==> 01-12 <==
==> flow/design.v (excerpt) <==
module CentralProcessingUnit (
  input clock,
  input reset,
  input handInterruptSignalIn,
  input [15:0] IF_memory_read,
  output [15:0] IF_address,
  input [15:0] MEM_memory_read,
  output [1:0] MEM_memory_control,
  output [15:0] MEM_memory_address,
  output [15:0] MEM_target_value,
  output [175:0] register_value
);
wire [15:0] programCounter_0;   
wire [15:0] programCounter_1;   
wire [15:0] programCounter_2;   
wire [15:0] programCounter_3;   
wire [15:0] programCounter_4;   
wire [15:0] programCounter_5;   
wire [15:0] instruction_1_origin;
wire [15:0] instruction_1_selected;
wire [15:0] instruction_2;
wire [15:0] instruction_3;
wire [15:0] instruction_4;
wire [3:0] firstRegisterAddress;
wire [15:0] firstRegisterValueOrigin;
wire [15:0] firstRegisterValueMiddle;
wire [15:0] firstRegisterValueFinal;
wire [3:0] secondRegisterAddress;
wire [15:0] secondRegisterValueOrigin;
wire [15:0] secondRegisterValueMiddle;
wire [15:0] secondRegisterValueFinal;
wire [3:0] targetRegisterAddress_2;
wire [3:0] targetRegisterAddress_3;
  ...
==> flow/config.mk <==
export PLATFORM = sky130hd
export DESIGN_NAME = CentralProcessingUnit
export DESIGN_NICKNAME = CentralProcessingUnit
export VERILOG_FILES = /design/flow/design.v
export SDC_FILE = /design/flow/constraint.sdc
export NUM_CORES = 4
export LEC_CHECK = 0
export ABC_AREA = 0
export CAP_MARGIN = 20
export CORE_ASPECT_RATIO = 1.6
export CORE_MARGIN = 3
export CORE_UTILIZATION = 45
export CTS_CLUSTER_DIAMETER = 133
export GPL_TIMING_DRIVEN = 1
export MAX_ROUTING_LAYER = met4
export PLACE_DENSITY_LB_ADDON = 0.21
export SETUP_SLACK_MARGIN = -0.61
export SLEW_MARGIN = 15
export TNS_END_PERCENT = 25
==> flow/constraint.sdc <==
create_clock -name core_clock -period 11.2 [get_ports {clock}]
set_input_delay 2.2400 -clock core_clock [delete_from_list [all_inputs] [get_ports {clock}]]
set_output_delay 2.2400 -clock core_clock [all_outputs]
set_load 0.01 [all_outputs]
run.sh (not shown) runs the stock make flow with config.mk's settings and CLKGATE_MAP_FILE=.
==> inputs of 07-11, as changes to 01-12 <==
ABC_AREA = 1   (was 0)
CAP_MARGIN = 5   (was 20)
CELL_PAD_IN_SITES_DETAIL_PLACEMENT = 2   (was unset)
CELL_PAD_IN_SITES_GLOBAL_PLACEMENT = 1   (was unset)
CORE_ASPECT_RATIO = unset   (was 1.6)
CORE_MARGIN = 10   (was 3)
CORE_UTILIZATION = 58   (was 45)
CTS_CLUSTER_DIAMETER = 372   (was 133)
CTS_CLUSTER_SIZE = 61   (was unset)
GPL_ROUTABILITY_DRIVEN = 1   (was unset)
GPL_TIMING_DRIVEN = unset   (was 1)
HOLD_SLACK_MARGIN = -0.02   (was unset)
MAX_ROUTING_LAYER = unset   (was met4)
MIN_ROUTING_LAYER = met1   (was unset)
PLACE_DENSITY = 0.94   (was unset)
PLACE_DENSITY_LB_ADDON = unset   (was 0.21)
SETUP_SLACK_MARGIN = unset   (was -0.61)
TNS_END_PERCENT = 10   (was 25)
==> flow/constraint.sdc (replaced) <==
create_clock -name core_clock -period 11.0 [get_ports {clock}]
set_input_delay 2.2000 -clock core_clock [delete_from_list [all_inputs] [get_ports {clock}]]
set_output_delay 2.2000 -clock core_clock [all_outputs]
set_load 0.01 [all_outputs]
==> inputs of 06-25, as changes to 01-12 <==
ABC_AREA = unset   (was 0)
CELL_PAD_IN_SITES_GLOBAL_PLACEMENT = 0   (was unset)
CORE_ASPECT_RATIO = unset   (was 1.6)
CORE_MARGIN = 2   (was 3)
CORE_UTILIZATION = 58   (was 45)
CTS_CLUSTER_DIAMETER = 44   (was 133)
CTS_CLUSTER_SIZE = 27   (was unset)
PLACE_DENSITY_LB_ADDON = 0.1   (was 0.21)
SETUP_SLACK_MARGIN = unset   (was -0.61)
SLEW_MARGIN = 20   (was 15)
TNS_END_PERCENT = 30   (was 25)
==> flow/constraint.sdc (replaced) <==
create_clock -name core_clock -period 7.79 [get_ports {clock}]
set_input_delay 1.5580 -clock core_clock [delete_from_list [all_inputs] [get_ports {clock}]]
set_output_delay 1.5580 -clock core_clock [all_outputs]
set_load 0.01 [all_outputs]
==> inputs of 03-18, as changes to 01-12 <==
ABC_AREA = unset   (was 0)
CAP_MARGIN = 0   (was 20)
CORE_ASPECT_RATIO = unset   (was 1.6)
CORE_MARGIN = 2   (was 3)
CORE_UTILIZATION = 70   (was 45)
CTS_CLUSTER_DIAMETER = unset   (was 133)
CTS_CLUSTER_SIZE = 42   (was unset)
GPL_TIMING_DRIVEN = unset   (was 1)
MAX_ROUTING_LAYER = unset   (was met4)
PLACE_DENSITY = 0.6   (was unset)
PLACE_DENSITY_LB_ADDON = unset   (was 0.21)
SETUP_SLACK_MARGIN = unset   (was -0.61)
SLEW_MARGIN = 20   (was 15)
TNS_END_PERCENT = unset   (was 25)
==> flow/constraint.sdc (replaced) <==
create_clock -name core_clock -period 6.04 [get_ports {clock}]
set_input_delay 1.2080 -clock core_clock [delete_from_list [all_inputs] [get_ports {clock}]]
set_output_delay 1.2080 -clock core_clock [all_outputs]
set_load 0.01 [all_outputs]
==> comparison <==
Against 01-12, the final cell count of 06-25 is larger by about 0.7%.
In 01-12 the critical path depth is lower than in 06-25, by 4.
06-25 finished but failed the layout checks on setup timing. 03-18 did not get past global routing (5_1_grt) (GRT-0232). 01-12 passed the timing, design-rule and antenna checks. 07-11 failed in detailed placement (3_5_place_dp), error DPL-0033.
Clock-buffer cell count is the same in 01-12 and 06-25.
In 06-25 the combinational power is larger than in 01-12, by 58%.
Of 06-25 and 01-12, 06-25 has the higher non-clock buffer count (gap 200).
In 01-12 the setup slack is higher than in 06-25, by 0.66 ns.
In 06-25 the clock power is higher than in 01-12, by about 80%.
In sequential cell count, 01-12 and 06-25 do not differ.
In synthesized area, 06-25 and 03-18 do not differ.
Clock skew: 01-12 is lower than 06-25 (0.0090 ns).
==> figures <==
quantity	01-12	06-25	07-11	03-18
Clock Power Share	21.8%	25.0%	-	-
DP HPWL	106800 um	100700 um	-	98070 um
Hold-critical path endpoint	hardwareHandler.handSignalCache[0]	hardwareHandler.handSignalCache[1]	-	-
Std cell rows	125	87	90	79
XOR/XNOR Fraction of Synth Area	2.888%	2.888%	1.449%	2.888%
Logic area	17050 sq um	17380 sq um	-	-
Reg-to-reg critical path endpoint	programCounterForwarder_2.temp[4]	programCounterForwarder_2.temp[4]	-	-
CP endpoint kind	register	register	-	-
Clock Network Area Fraction	5.149%	6.390%	-	-
Count of placed standard cells in the final layout, fillers left out	4627	4659	-	-
Worst endpoint required time	6.04 ns	4.33 ns	-	-
Run status	complete, no violations	complete, but fails checks	stopped before the end	stopped before the end
Last stage reached	-	-	detailed placement (3_5_place_dp)	global routing (5_1_grt)
Violated checks	-	setup timing	-	-
Hold_sp	hardwareHandler.handSignalCache[1]	hardwareHandler.handSignalCache[2]	-	-
OpenROAD warning count	110	111	-	-
Total power draw	8.912 mW	13.99 mW	-	-
Chip area	77520 sq um	59450 sq um	71800 sq um	49420 sq um
Number of setup violations in the final report	0	48	-	-
CP Depth	13	17	-	-
Pre-CTS worst setup slack	-0.2991 ns	-1.092 ns	-	-1.652 ns
Arr. time, crit path	5.81 ns	4.76 ns	-	-
Sequential share of power	37.1%	33.5%	-	-
Initial drt markers	2507	5011	-	-

* * *

==> sierra <==
CentralProcessingUnit again, from the RTL that the note above started with.
clock: 6.57 ns
lec_check: 0
abc_area: 0
cap_margin: 20
core_margin: 2
core_utilization: 41
place_density_lb_addon: 0.28
setup_slack_margin: 0.4
slew_margin: 20
==> maple: changes against sierra <==
==> flow/config.mk (replaced) <==
export PLATFORM = sky130hd
export DESIGN_NAME = CentralProcessingUnit
export DESIGN_NICKNAME = CentralProcessingUnit
export VERILOG_FILES = /design/flow/design.v
export SDC_FILE = /design/flow/constraint.sdc
export NUM_CORES = 4
export LEC_CHECK = 0
export ABC_AREA = 1
export CAP_MARGIN = 5
export CELL_PAD_IN_SITES_DETAIL_PLACEMENT = 2
export CELL_PAD_IN_SITES_GLOBAL_PLACEMENT = 1
export CORE_MARGIN = 7
export CORE_UTILIZATION = 58
export CTS_CLUSTER_SIZE = 61
export GPL_ROUTABILITY_DRIVEN = 0
export HOLD_SLACK_MARGIN = -0.02
export MIN_ROUTING_LAYER = met2
export PLACE_DENSITY = 0.94
export SLEW_MARGIN = 20
export TNS_END_PERCENT = 25
==> flow/constraint.sdc (replaced) <==
create_clock -name core_clock -period 11.0 [get_ports {clock}]
set_input_delay 2.2000 -clock core_clock [delete_from_list [all_inputs] [get_ports {clock}]]
set_output_delay 2.2000 -clock core_clock [all_outputs]
set_load 0.01 [all_outputs]
==> pepper: changes against sierra <==
--- a/flow/config.mk
+++ b/flow/config.mk
@@ -6,9 +6,8 @@
 export NUM_CORES = 4
 export LEC_CHECK = 0
-export ABC_AREA = 0
 export CAP_MARGIN = 20
 export CORE_MARGIN = 2
-export CORE_UTILIZATION = 41
-export PLACE_DENSITY_LB_ADDON = 0.28
-export SETUP_SLACK_MARGIN = 0.4
+export CORE_UTILIZATION = 60
+export HOLD_SLACK_MARGIN = 0.29
+export SETUP_SLACK_MARGIN = -0.36
 export SLEW_MARGIN = 20
==> flow/constraint.sdc (replaced) <==
create_clock -name core_clock -period 5.99 [get_ports {clock}]
set_input_delay 1.1980 -clock core_clock [delete_from_list [all_inputs] [get_ports {clock}]]
set_output_delay 1.1980 -clock core_clock [all_outputs]
set_load 0.01 [all_outputs]
==> garnet: changes against sierra <==
--- a/flow/config.mk
+++ b/flow/config.mk
@@ -6,9 +6,8 @@
 export NUM_CORES = 4
 export LEC_CHECK = 0
-export ABC_AREA = 0
 export CAP_MARGIN = 20
 export CORE_MARGIN = 2
-export CORE_UTILIZATION = 41
-export PLACE_DENSITY_LB_ADDON = 0.28
-export SETUP_SLACK_MARGIN = 0.4
+export CORE_UTILIZATION = 72
+export CTS_CLUSTER_SIZE = 41
+export PLACE_DENSITY_LB_ADDON = 0.22
 export SLEW_MARGIN = 20
==> flow/constraint.sdc (replaced) <==
create_clock -name core_clock -period 9.73 [get_ports {clock}]
set_input_delay 1.9460 -clock core_clock [delete_from_list [all_inputs] [get_ports {clock}]]
set_output_delay 1.9460 -clock core_clock [all_outputs]
set_load 0.01 [all_outputs]
==> summary of the runs <==
garnet finished but failed the layout checks on negative setup slack. pepper produced a layout that fails on negative setup slack. maple aborted during detailed placement. sierra produced a layout that fails on negative setup slack. Setup slack: pepper < sierra < garnet. In pepper the worst hold slack is better than in garnet, by 2.1 ps. Of sierra and garnet, sierra has the higher critical path depth (gap 3). Between sierra and garnet, the lower non-clock buffer count is in garnet (gap 540). Sequential power, lowest first: garnet, sierra, pepper. Final cell count, highest first: sierra, pepper, garnet. Of sierra and garnet, garnet has the higher first-iteration DRC count (gap about 46%, measured against garnet). Global-route usage: pepper is higher than sierra (16 points). In sequential cell count, garnet and sierra do not differ.

* * *

==> build 30: inputs <==
CentralProcessingUnit again, from the RTL that the note above started with.
make LEC_CHECK=0 CAP_MARGIN=20 CELL_PAD_IN_SITES_GLOBAL_PLACEMENT=0 CORE_MARGIN=2 CORE_UTILIZATION=72 CTS_CLUSTER_DIAMETER=44 CTS_CLUSTER_SIZE=15 GPL_TIMING_DRIVEN=1 MAX_ROUTING_LAYER=met4 PLACE_DENSITY_LB_ADDON=0.1 SLEW_MARGIN=20 TNS_END_PERCENT=30 finish   # period 13.8 ns
==> inputs of build 36, as changes to build 30 <==
==> flow/config.mk (replaced) <==
export PLATFORM = sky130hd
export DESIGN_NAME = CentralProcessingUnit
export DESIGN_NICKNAME = CentralProcessingUnit
export VERILOG_FILES = /design/flow/design.v
export SDC_FILE = /design/flow/constraint.sdc
export NUM_CORES = 4
export LEC_CHECK = 0
export CAP_MARGIN = 20
export CORE_MARGIN = 2
export CORE_UTILIZATION = 13
export PLACE_DENSITY = 0.6
export SLEW_MARGIN = 20
==> flow/constraint.sdc (replaced) <==
create_clock -name core_clock -period 15.6 [get_ports {clock}]
set_input_delay 3.1200 -clock core_clock [delete_from_list [all_inputs] [get_ports {clock}]]
set_output_delay 3.1200 -clock core_clock [all_outputs]
set_load 0.01 [all_outputs]
==> inputs of build 4, as changes to build 30 <==
==> flow/config.mk (replaced) <==
export PLATFORM = sky130hd
export DESIGN_NAME = CentralProcessingUnit
export DESIGN_NICKNAME = CentralProcessingUnit
export VERILOG_FILES = /design/flow/design.v
export SDC_FILE = /design/flow/constraint.sdc
export NUM_CORES = 4
export LEC_CHECK = 0
export CAP_MARGIN = 20
export CORE_MARGIN = 2
export CORE_UTILIZATION = 70
export CTS_CLUSTER_SIZE = 42
export PLACE_DENSITY = 0.6
export SLEW_MARGIN = 20
==> flow/constraint.sdc (replaced) <==
create_clock -name core_clock -period 7.05 [get_ports {clock}]
set_input_delay 1.4100 -clock core_clock [delete_from_list [all_inputs] [get_ports {clock}]]
set_output_delay 1.4100 -clock core_clock [all_outputs]
set_load 0.01 [all_outputs]
==> inputs of build 80, as changes to build 30 <==
==> flow/config.mk (replaced) <==
export PLATFORM = sky130hd
export DESIGN_NAME = CentralProcessingUnit
export DESIGN_NICKNAME = CentralProcessingUnit
export VERILOG_FILES = /design/flow/design.v
export SDC_FILE = /design/flow/constraint.sdc
export NUM_CORES = 4
export LEC_CHECK = 0
export CAP_MARGIN = 20
export CORE_ASPECT_RATIO = 0.76
export CORE_MARGIN = 2
export CORE_UTILIZATION = 40
export CTS_CLUSTER_DIAMETER = 82
export CTS_CLUSTER_SIZE = 21
export PLACE_DENSITY = 0.6
export SETUP_SLACK_MARGIN = 3.02
export SLEW_MARGIN = 20
export TNS_END_PERCENT = 15
==> flow/constraint.sdc (replaced) <==
create_clock -name core_clock -period 11.0 [get_ports {clock}]
set_input_delay 2.2000 -clock core_clock [delete_from_list [all_inputs] [get_ports {clock}]]
set_output_delay 2.2000 -clock core_clock [all_outputs]
set_load 0.01 [all_outputs]
==> results <==
| item | build 36 | build 4 | build 80 | build 30 |
|---|---|---|---|---|
| Run status | finished clean | failed layout checks | finished clean | finished clean |
| Layout check failures | - | setup timing | - | - |
| Setup repair after global routing missed its margin | false | true | true | false |
| DR top layer | met5 | met5 | met5 | met4 |
| Initial antenna violation count | 12 | 7 | 4 | 10 |
| Drt first-iter violations | 3180 | 7049 | 4073 | 6484 |
| Global routing usage on met2 | 17.47% | 78.56% | 41.17% | 79.82% |
| HPWL Detailed | 116300 um | 94020 um | 92500 um | 88090 um |
| Global routing usage on met1 | 15.09% | 66.31% | 44.39% | 67.37% |
| Cell mode on critical path | buf_4 | buf_4 | buf_6 | mux2i_1 |
| Worst clock skew | 0.09047 ns | 0.1228 ns | 0.07811 ns | 0.1168 ns |
| Reg2reg end | programCounterForwarder_2.temp[4] | pcAdder.programCounterRegister[4] | programCounterForwarder_2.temp[4] | programCounterForwarder_2.temp[14] |
| Total routed wirelength | 151100 um | 142700 um | 128300 um | 131800 um |
| Number of cells on the critical path | 13 | 20 | 15 | 11 |
| Power consumed by combinational cells | 2.71 mW | 6.65 mW | 4.05 mW | 3.02 mW |
| Cell at the slowest stage of the critical path | or4_4 | dfrtp_2 | or4_4 | or4_4 |
| R2R setup slack | 2.25 ns | -1.13 ns | 1.12 ns | 1.16 ns |
| Startpoint of the worst register-to-register path | decoder.firstRegisiterAddress[0] | decoder.firstRegisiterAddress[1] | decoder.firstRegisiterAddress[1] | decoder.firstRegisiterAddress[3] |

* * *

==> inputs of job 6759 <==
Starting RTL as in the previous note.
// CentralProcessingUnit
module CentralProcessingUnit (
  input clock,
  input reset,
  input handInterruptSignalIn,
  input [15:0] IF_memory_read,
  output [15:0] IF_address,
  input [15:0] MEM_memory_read,
  output [1:0] MEM_memory_control,
  output [15:0] MEM_memory_address,
  output [15:0] MEM_target_value,
  output [175:0] register_value
);
==> flow/config.mk <==
export PLATFORM = sky130hd
export DESIGN_NAME = CentralProcessingUnit
export DESIGN_NICKNAME = CentralProcessingUnit
export VERILOG_FILES = /design/flow/design.v
export SDC_FILE = /design/flow/constraint.sdc
export NUM_CORES = 4
export LEC_CHECK = 0
export ABC_AREA = 1
export CAP_MARGIN = 5
export CELL_PAD_IN_SITES_DETAIL_PLACEMENT = 2
export CELL_PAD_IN_SITES_GLOBAL_PLACEMENT = 1
export CORE_ASPECT_RATIO = 0.7
export CORE_MARGIN = 10
export CORE_UTILIZATION = 58
export CTS_CLUSTER_DIAMETER = 372
export CTS_CLUSTER_SIZE = 61
export GPL_ROUTABILITY_DRIVEN = 1
export HOLD_SLACK_MARGIN = -0.02
export MIN_ROUTING_LAYER = met1
export PLACE_DENSITY_LB_ADDON = 0.08
export SLEW_MARGIN = 15
export TNS_END_PERCENT = 10
==> flow/constraint.sdc <==
create_clock -name core_clock -period 11.0 [get_ports {clock}]
set_input_delay 2.2000 -clock core_clock [delete_from_list [all_inputs] [get_ports {clock}]]
set_output_delay 2.2000 -clock core_clock [all_outputs]
set_load 0.01 [all_outputs]
==> job 7744 (differences from job 6759) <==
Settings changed: ABC_AREA 1 to default, CAP_MARGIN 5 to 20, CELL_PAD_IN_SITES_DETAIL_PLACEMENT 2 to default, CELL_PAD_IN_SITES_GLOBAL_PLACEMENT 1 to 0, CORE_ASPECT_RATIO 0.7 to default, CORE_MARGIN 10 to 2, CTS_CLUSTER_DIAMETER 372 to 44, CTS_CLUSTER_SIZE 61 to 27, GPL_ROUTABILITY_DRIVEN 1 to default, GPL_TIMING_DRIVEN from default to 1, HOLD_SLACK_MARGIN -0.02 to default, MAX_ROUTING_LAYER from default to met4, MIN_ROUTING_LAYER met1 to default, PLACE_DENSITY_LB_ADDON 0.08 to default, SLEW_MARGIN 15 to 20, TNS_END_PERCENT 10 to 30.
==> flow/constraint.sdc (replaced) <==
create_clock -name core_clock -period 8.78 [get_ports {clock}]
set_input_delay 1.7560 -clock core_clock [delete_from_list [all_inputs] [get_ports {clock}]]
set_output_delay 1.7560 -clock core_clock [all_outputs]
set_load 0.01 [all_outputs]
==> job 9143 (differences from job 6759) <==
Settings changed: ABC_AREA 1 to default, CAP_MARGIN 5 to 20, CELL_PAD_IN_SITES_DETAIL_PLACEMENT 2 to default, CELL_PAD_IN_SITES_GLOBAL_PLACEMENT 1 to 2, CORE_ASPECT_RATIO 0.7 to default, CORE_MARGIN 10 to 2, CORE_UTILIZATION 58 to 26, CTS_CLUSTER_DIAMETER 372 to 44, CTS_CLUSTER_SIZE 61 to 27, GPL_ROUTABILITY_DRIVEN 1 to default, GPL_TIMING_DRIVEN from default to 1, HOLD_SLACK_MARGIN -0.02 to default, MAX_ROUTING_LAYER from default to met4, MIN_ROUTING_LAYER met1 to default, PLACE_DENSITY_LB_ADDON 0.08 to 0.1, SETUP_SLACK_MARGIN from default to 1.32, SLEW_MARGIN 15 to 20, TNS_END_PERCENT 10 to 30.
==> flow/constraint.sdc (replaced) <==
create_clock -name core_clock -period 9.42 [get_ports {clock}]
set_input_delay 1.8840 -clock core_clock [delete_from_list [all_inputs] [get_ports {clock}]]
set_output_delay 1.8840 -clock core_clock [all_outputs]
set_load 0.01 [all_outputs]
==> results <==
	job 6759	job 9143	job 7744
Outcome	aborted with a tool error	no timing/DRC/antenna violations	finished with violations
Failing step	detailed placement (3_5_place_dp)	-	-
Reasons for failing layout checks	-	-	setup timing
Number of H-tree levels	-	3	2
Post-synthesis simple-gate area fraction	21.7%	14.2%	14.2%
Register-to-register path setup slack	-	0.37 ns	-0.09 ns
Post-synthesis to final-layout area growth	-	32.1%	18.1%
Final wirelength	-	162 mm	134 mm
Logic area	-	0.0182 mm2	0.0173 mm2
Number of filler instances in the final layout	-	13,000	4,060
Clock-cell share of area	-	8.80%	6.31%
Number of signal-net inverters in the final layout	-	85	85
Clk latency late pin	-	0.73 ns	0.70 ns
Routed length per placed instance	-	28.8 um	29.5 um
Maximum Capacitance Violations	-	0	0
Sequential share of cell area	-	31.2%	34.9%
Relative slew slack	-	30.6%	26.2%
Worst path setup slack after routing	-	0.367 ns	-0.106 ns
Setup fix buffers added after clock tree synthesis	-	35	5
Peak supply drop	-	0.000157 V	0.000286 V
Number of vias after detailed routing	-	30,100	31,500
Class of the most critical setup path	-	flip-flop to flip-flop	input port to flip-flop
Clock tree from TritonCTS	-	built	built
Routed Antenna Nets	-	0	0
Power and IR drop assume default switching activity.
